// ConvEngine
module ConvEngine (
    input         clk,
    input         rst,
    input  [31:0] DMAport,        
    input         acc_enable,     
    input         acc_clear,      
    output [31:0] result          
);
Size in the first run: roughly 3400 cells after synthesis, about 180 flip-flops, ~68 I/O pins.
==> flow/config.mk <==
export PLATFORM = sky130hd
export DESIGN_NAME = ConvEngine
export DESIGN_NICKNAME = ConvEngine
export VERILOG_FILES = /design/flow/design.v
export SDC_FILE = /design/flow/constraint.sdc
export NUM_CORES = 4
export LEC_CHECK = 0
export CAP_MARGIN = 20
export CORE_MARGIN = 2
export CORE_UTILIZATION = 72
export GPL_TIMING_DRIVEN = 0
export PLACE_DENSITY_LB_ADDON = 0.26
export SLEW_MARGIN = 20
==> flow/constraint.sdc <==
create_clock -name core_clock -period 10.0 [get_ports {clk}]
set_input_delay 2.0000 -clock core_clock [delete_from_list [all_inputs] [get_ports {clk}]]
set_output_delay 2.0000 -clock core_clock [all_outputs]
set_load 0.01 [all_outputs]
run.sh (not shown) runs the stock make flow with config.mk's settings and CLKGATE_MAP_FILE=.
The baseline finished clean.
==> next run, changes <==
--- a/flow/config.mk
+++ b/flow/config.mk
@@ -7,3 +7,4 @@
 export LEC_CHECK = 0
-export CAP_MARGIN = 20
+export CAP_MARGIN = 15
+export CELL_PAD_IN_SITES_DETAIL_PLACEMENT = 1
 export CORE_MARGIN = 2
@@ -11,3 +12,4 @@
 export GPL_TIMING_DRIVEN = 0
-export PLACE_DENSITY_LB_ADDON = 0.26
+export SETUP_SLACK_MARGIN = 0.65
 export SLEW_MARGIN = 20
+export TNS_END_PERCENT = 70
Result: This time the run failed in detailed placement. Area after synthesis does not change. Die size is unchanged. Synthesized cell count stays the same.
==> next run, changes <==
--- a/flow/config.mk
+++ b/flow/config.mk
@@ -8,5 +8,4 @@
 export CAP_MARGIN = 15
-export CELL_PAD_IN_SITES_DETAIL_PLACEMENT = 1
 export CORE_MARGIN = 2
-export CORE_UTILIZATION = 72
+export CORE_UTILIZATION = 40
 export GPL_TIMING_DRIVEN = 0
@@ -14,2 +13,2 @@
 export SLEW_MARGIN = 20
-export TNS_END_PERCENT = 70
+export TNS_END_PERCENT = 15
Outcome: The new run went through all stages and came out clean. Area after synthesis is unchanged. Die size came out higher by 78%. Synthesized cell count does not change.
==> next run, changes <==
==> flow/config.mk (replaced) <==
export PLATFORM = sky130hd
export DESIGN_NAME = ConvEngine
export DESIGN_NICKNAME = ConvEngine
export VERILOG_FILES = /design/flow/design.v
export SDC_FILE = /design/flow/constraint.sdc
export NUM_CORES = 4
export LEC_CHECK = 0
export ABC_AREA = 0
export CAP_MARGIN = 25
export CORE_MARGIN = 2
export CORE_UTILIZATION = 16
export CTS_CLUSTER_DIAMETER = 367
export CTS_CLUSTER_SIZE = 100
export PLACE_DENSITY = 0.81
export SLEW_MARGIN = 20
export TNS_END_PERCENT = 25
Effect: Setup slack loses 0.37 ns. Non-clock buffer count falls by 51. Global-route usage shrinks by 13 points. First-iteration DRC count is higher by about 50%. Routed wire length went up by about 2.5%. Fmax falls by about 4%. Sequential cell count stays the same. Worst hold slack gets better by 0.049 ns. Register-to-register slack degrades by 0.37 ns. Die size goes up by about 150%.
==> next run, changes <==
==> flow/config.mk (replaced) <==
export PLATFORM = sky130hd
export DESIGN_NAME = ConvEngine
export DESIGN_NICKNAME = ConvEngine
export VERILOG_FILES = /design/flow/design.v
export SDC_FILE = /design/flow/constraint.sdc
export NUM_CORES = 4
export LEC_CHECK = 0
export CAP_MARGIN = 20
export CORE_MARGIN = 2
export CORE_UTILIZATION = 72
export MAX_ROUTING_LAYER = met4
export PLACE_DENSITY_LB_ADDON = 0.06
export SETUP_SLACK_MARGIN = 1.93
export SLEW_MARGIN = 20
Result: The changed run ran to the end with no violations; setup slack improves by 0.58 ns; area after synthesis is unchanged; utilization rose by 62 points; sequential share of layout area rose by 0.58 points; wire length rose by a few percent; first-iteration DRC count fell slightly; maximum frequency rose by a few percent; via count rose by a few percent; count of clock-buffer cells in the layout is unchanged.


P:
Starting RTL as in the previous note.
make LEC_CHECK=0 ABC_AREA=1 CAP_MARGIN=25 CORE_ASPECT_RATIO=0.5 CORE_MARGIN=2 CORE_UTILIZATION=58 CTS_CLUSTER_DIAMETER=367 CTS_CLUSTER_SIZE=100 PLACE_DENSITY=0.81 SLEW_MARGIN=20 TNS_END_PERCENT=25 finish   # period 10.0 ns
P | status: complete | timing, DRC, antenna: pass
--- input diff P..Q ---
Settings: CORE_ASPECT_RATIO no longer set, was 0.5; CELL_PAD_IN_SITES_GLOBAL_PLACEMENT now 3, previously not set; ABC_AREA now 0, was 1; CORE_UTILIZATION now 25, was 58.
- Q completed every stage of the flow, and the final layout passed the timing, DRC and antenna checks.
- Per the comparison of Q with P, met3 routing resource usage after global routing decreased 4.3 points; number of cell rows now larger; number of stages on the worst hold path lost 1; post-route cell area now sits higher.
- Comparing P and Q, the higher number of design-rule violations left by the first detailed-router iteration was measured on P.
- Diff P..Q | layout sequential cell count | unchanged
- P → Q: maximum clock rate shows a reduction of 3.7%, final cell count shows an increase of 416.
- dfrtp_1 as the master of the slowest instance on the critical path was reported by Q, and fa_1 by P.
- When Q is set beside P, its synthesized netlist cell count turns out to be 780 smaller.
--- input diff Q..R ---
Settings: CTS_CLUSTER_SIZE no longer set, was 100; PLACE_DENSITY_LB_ADDON now 0.26, previously not set; PLACE_DENSITY no longer set, was 0.81; TNS_END_PERCENT now 80, was 25; ABC_AREA no longer set, was 0; CORE_UTILIZATION now 72, was 25; GPL_TIMING_DRIVEN now 1, previously not set; SETUP_SLACK_MARGIN now 2.63, previously not set; CTS_CLUSTER_DIAMETER now 204, was 367; CAP_MARGIN now 35, was 25.
Notes after the runs:
Tool error FLW-0024 stopped R during 3_1_place_gp_skip_io; no final results.
Reported for R and Q, total cell area reported by yosys after synthesis turned out identical to the last digit.
Comparing R with Q, the synthesized-area fraction occupied by ao, oa, aoi and oai cells came out essentially unchanged.
~same area after synthesis in R and Q
Max number of rows created at floorplan across R and Q: Q
Compared to Q, R was floorplanned on a smaller die.
From Q to R the numbers moved as follows: x dimension of the die saw a decrease, sequential-to-total area share from yosys stat did not really move.


Setup of juniper:
The RTL this note starts from:
==> flow/design.v <==
module MUX(input [31:0] DMAport, output reg [24:0] out0, out1, out2, out3, out4, out5);
	always @ (*) begin
		out0 = 25'b0;
		out1 = 25'b0;
		out2 = 25'b0;
		out3 = 25'b0;
		out4 = 25'b0;
		out5 = 25'b0;
		case(DMAport[2:0])
			3'b000: out0 = DMAport[31:7];
			3'b001: out1 = DMAport[31:7];
			3'b010: out2 = DMAport[31:7];
			3'b011: out3 = DMAport[31:7];
			3'b100: out4 = DMAport[31:7];
			3'b101: out5 = DMAport[31:7];
			default:;
		endcase
	end
endmodule
module Register(input clk, input rst, input enable, input [23:0] datain, output reg [23:0] dataout);
	always @ (posedge clk or posedge rst) begin
		if (rst)
			dataout <= 24'b0;
		else if(enable)
			dataout <= datain;
	end
endmodule
module Wallace_BaughWooley (
    input  signed [7:0] a,
    input  signed [7:0] b,
    output signed [15:0] prod
);
    assign prod = a * b;
endmodule
module ConvEngine (
    input         clk,
    input         rst,
    input  [31:0] DMAport,        
    input         acc_enable,     
    input         acc_clear,      
    output [31:0] result          
);
    wire [24:0] mux_out0, mux_out1, mux_out2, mux_out3, mux_out4, mux_out5;
    MUX demux (
        .DMAport(DMAport),
        .out0(mux_out0),
        .out1(mux_out1),
        .out2(mux_out2),
        .out3(mux_out3),
        .out4(mux_out4),
        .out5(mux_out5)
    );
    wire [23:0] reg_data [5:0];
    Register reg0 (
        .clk(clk),
        .rst(rst),
        .enable(mux_out0[0]),
        .datain(mux_out0[24:1]),
        .dataout(reg_data[0])
    );
    Register reg1 (
        .clk(clk),
        .rst(rst),
        .enable(mux_out1[0]),
        .datain(mux_out1[24:1]),
        .dataout(reg_data[1])
    );
    Register reg2 (
        .clk(clk),
        .rst(rst),
        .enable(mux_out2[0]),
        .datain(mux_out2[24:1]),
        .dataout(reg_data[2])
    );
    Register reg3 (
        .clk(clk),
        .rst(rst),
        .enable(mux_out3[0]),
        .datain(mux_out3[24:1]),
        .dataout(reg_data[3])
    );
    Register reg4 (
        .clk(clk),
        .rst(rst),
        .enable(mux_out4[0]),
        .datain(mux_out4[24:1]),
        .dataout(reg_data[4])
    );
    Register reg5 (
        .clk(clk),
        .rst(rst),
        .enable(mux_out5[0]),
        .datain(mux_out5[24:1]),
        .dataout(reg_data[5])
    );
    wire signed [7:0] pixel [8:0];
    wire signed [7:0] kernel [8:0];
    assign pixel[0] = reg_data[0][23:16];
    assign pixel[1] = reg_data[0][15:8];
    assign pixel[2] = reg_data[0][7:0];
    assign pixel[3] = reg_data[1][23:16];
    assign pixel[4] = reg_data[1][15:8];
    assign pixel[5] = reg_data[1][7:0];
    assign pixel[6] = reg_data[2][23:16];
    assign pixel[7] = reg_data[2][15:8];
    assign pixel[8] = reg_data[2][7:0];
    assign kernel[0] = reg_data[3][23:16];
    assign kernel[1] = reg_data[3][15:8];
    assign kernel[2] = reg_data[3][7:0];
    assign kernel[3] = reg_data[4][23:16];
    assign kernel[4] = reg_data[4][15:8];
    assign kernel[5] = reg_data[4][7:0];
    assign kernel[6] = reg_data[5][23:16];
    assign kernel[7] = reg_data[5][15:8];
    assign kernel[8] = reg_data[5][7:0];
    wire signed [15:0] prod [8:0];
    Wallace_BaughWooley mult0 (.a(pixel[0]), .b(kernel[0]), .prod(prod[0]));
    Wallace_BaughWooley mult1 (.a(pixel[1]), .b(kernel[1]), .prod(prod[1]));
    Wallace_BaughWooley mult2 (.a(pixel[2]), .b(kernel[2]), .prod(prod[2]));
    Wallace_BaughWooley mult3 (.a(pixel[3]), .b(kernel[3]), .prod(prod[3]));
    Wallace_BaughWooley mult4 (.a(pixel[4]), .b(kernel[4]), .prod(prod[4]));
    Wallace_BaughWooley mult5 (.a(pixel[5]), .b(kernel[5]), .prod(prod[5]));
    Wallace_BaughWooley mult6 (.a(pixel[6]), .b(kernel[6]), .prod(prod[6]));
    Wallace_BaughWooley mult7 (.a(pixel[7]), .b(kernel[7]), .prod(prod[7]));
    Wallace_BaughWooley mult8 (.a(pixel[8]), .b(kernel[8]), .prod(prod[8]));
    wire signed [31:0] prod_ext [8:0];
    assign prod_ext[0] = {{16{prod[0][15]}}, prod[0]};
    assign prod_ext[1] = {{16{prod[1][15]}}, prod[1]};
    assign prod_ext[2] = {{16{prod[2][15]}}, prod[2]};
    assign prod_ext[3] = {{16{prod[3][15]}}, prod[3]};
    assign prod_ext[4] = {{16{prod[4][15]}}, prod[4]};
    assign prod_ext[5] = {{16{prod[5][15]}}, prod[5]};
    assign prod_ext[6] = {{16{prod[6][15]}}, prod[6]};
    assign prod_ext[7] = {{16{prod[7][15]}}, prod[7]};
    assign prod_ext[8] = {{16{prod[8][15]}}, prod[8]};
    wire signed [31:0] sum_products;
    assign sum_products = prod_ext[0] + prod_ext[1] + prod_ext[2] +
                          prod_ext[3] + prod_ext[4] + prod_ext[5] +
                          prod_ext[6] + prod_ext[7] + prod_ext[8];
    reg signed [31:0] accumulator;
    always @(posedge clk or posedge rst) begin
        if (rst) begin
            accumulator <= 32'b0;
        end else if (acc_clear) begin
            accumulator <= 32'b0;
        end else if (acc_enable) begin
            accumulator <= accumulator + sum_products;
        end
    end
    assign result = accumulator;
endmodule
clock: 7.87 ns
lec_check: 0
cap_margin: 20
cell_pad_in_sites_global_placement: 2
core_aspect_ratio: 0.58
core_margin: 2
core_utilization: 70
cts_cluster_diameter: 188
cts_cluster_size: 30
gpl_timing_driven: 1
hold_slack_margin: 0.22
min_routing_layer: met1
place_density_lb_addon: 0.24
slew_margin: 20
tns_end_percent: 15
Flow for juniper halted at 3_1_place_gp_skip_io, error code FLW-0024.
Changes in indigo relative to juniper:
# juniper
export LEC_CHECK = 0
export CAP_MARGIN = 20
export CELL_PAD_IN_SITES_GLOBAL_PLACEMENT = 2
export CORE_ASPECT_RATIO = 0.58
export CORE_MARGIN = 2
export CORE_UTILIZATION = 70
export CTS_CLUSTER_DIAMETER = 188
export CTS_CLUSTER_SIZE = 30
export GPL_TIMING_DRIVEN = 1
export HOLD_SLACK_MARGIN = 0.22
export MIN_ROUTING_LAYER = met1
export PLACE_DENSITY_LB_ADDON = 0.24
export SLEW_MARGIN = 20
export TNS_END_PERCENT = 15
create_clock -name core_clock -period 7.87 [get_ports {clk}]
# indigo
export LEC_CHECK = 0
export CAP_MARGIN = 20
export CORE_MARGIN = 2
export CORE_UTILIZATION = 60
export CTS_CLUSTER_SIZE = 100
export SLEW_MARGIN = 20
create_clock -name core_clock -period 5.15 [get_ports {clk}]
[summary]
Ran to the end and failed final checks on negative setup slack: indigo.
As far as fraction of the mapped netlist area in adder cells goes, indigo and juniper are indistinguishable; the numbers are identical.
As far as multiplexer area fraction after synthesis goes, juniper and indigo are indistinguishable; the numbers are identical.
Taking juniper as the reference, in indigo number of enable-type register cells in the synthesized netlist stayed essentially flat, die size rose by about 16%, number of distinct standard cells referenced by the synthesized netlist stayed essentially flat, mean instance size in the synthesized netlist stayed essentially flat.
indigo against juniper: synthesized chip area reported by yosys level, core area went up, starting utilization of the core area dropped 9.7 points, die height shows an increase of about 40%.
Overall die width: juniper and indigo compared, lower one is indigo
Modified inputs, willow compared to indigo
# indigo
export LEC_CHECK = 0
export CAP_MARGIN = 20
export CORE_MARGIN = 2
export CORE_UTILIZATION = 60
export CTS_CLUSTER_SIZE = 100
export SLEW_MARGIN = 20
create_clock -name core_clock -period 5.15 [get_ports {clk}]
# willow
export LEC_CHECK = 0
export CAP_MARGIN = 20
export CORE_MARGIN = 2
export CORE_UTILIZATION = 40
export SLEW_MARGIN = 20
create_clock -name core_clock -period 10.0 [get_ports {clk}]
==> results <==
[compare] base=indigo new=willow: arrival time at the worst endpoint went up 0.74 ns, achievable clock frequency went down 0.0095 GHz, final-layout fill cell count went up 93%, first-pass GRT wire length went down about 10%, die area went up 30000 sq um. willow vs. indigo: core area now sits higher; row count now sits higher. indigo had finished all stages when the layout checks came back failing, citing negative setup slack. willow | stages: all done | timing, DRC, antenna: all pass. Comparing willow and indigo, the lower clock-buffer cell count is on indigo.
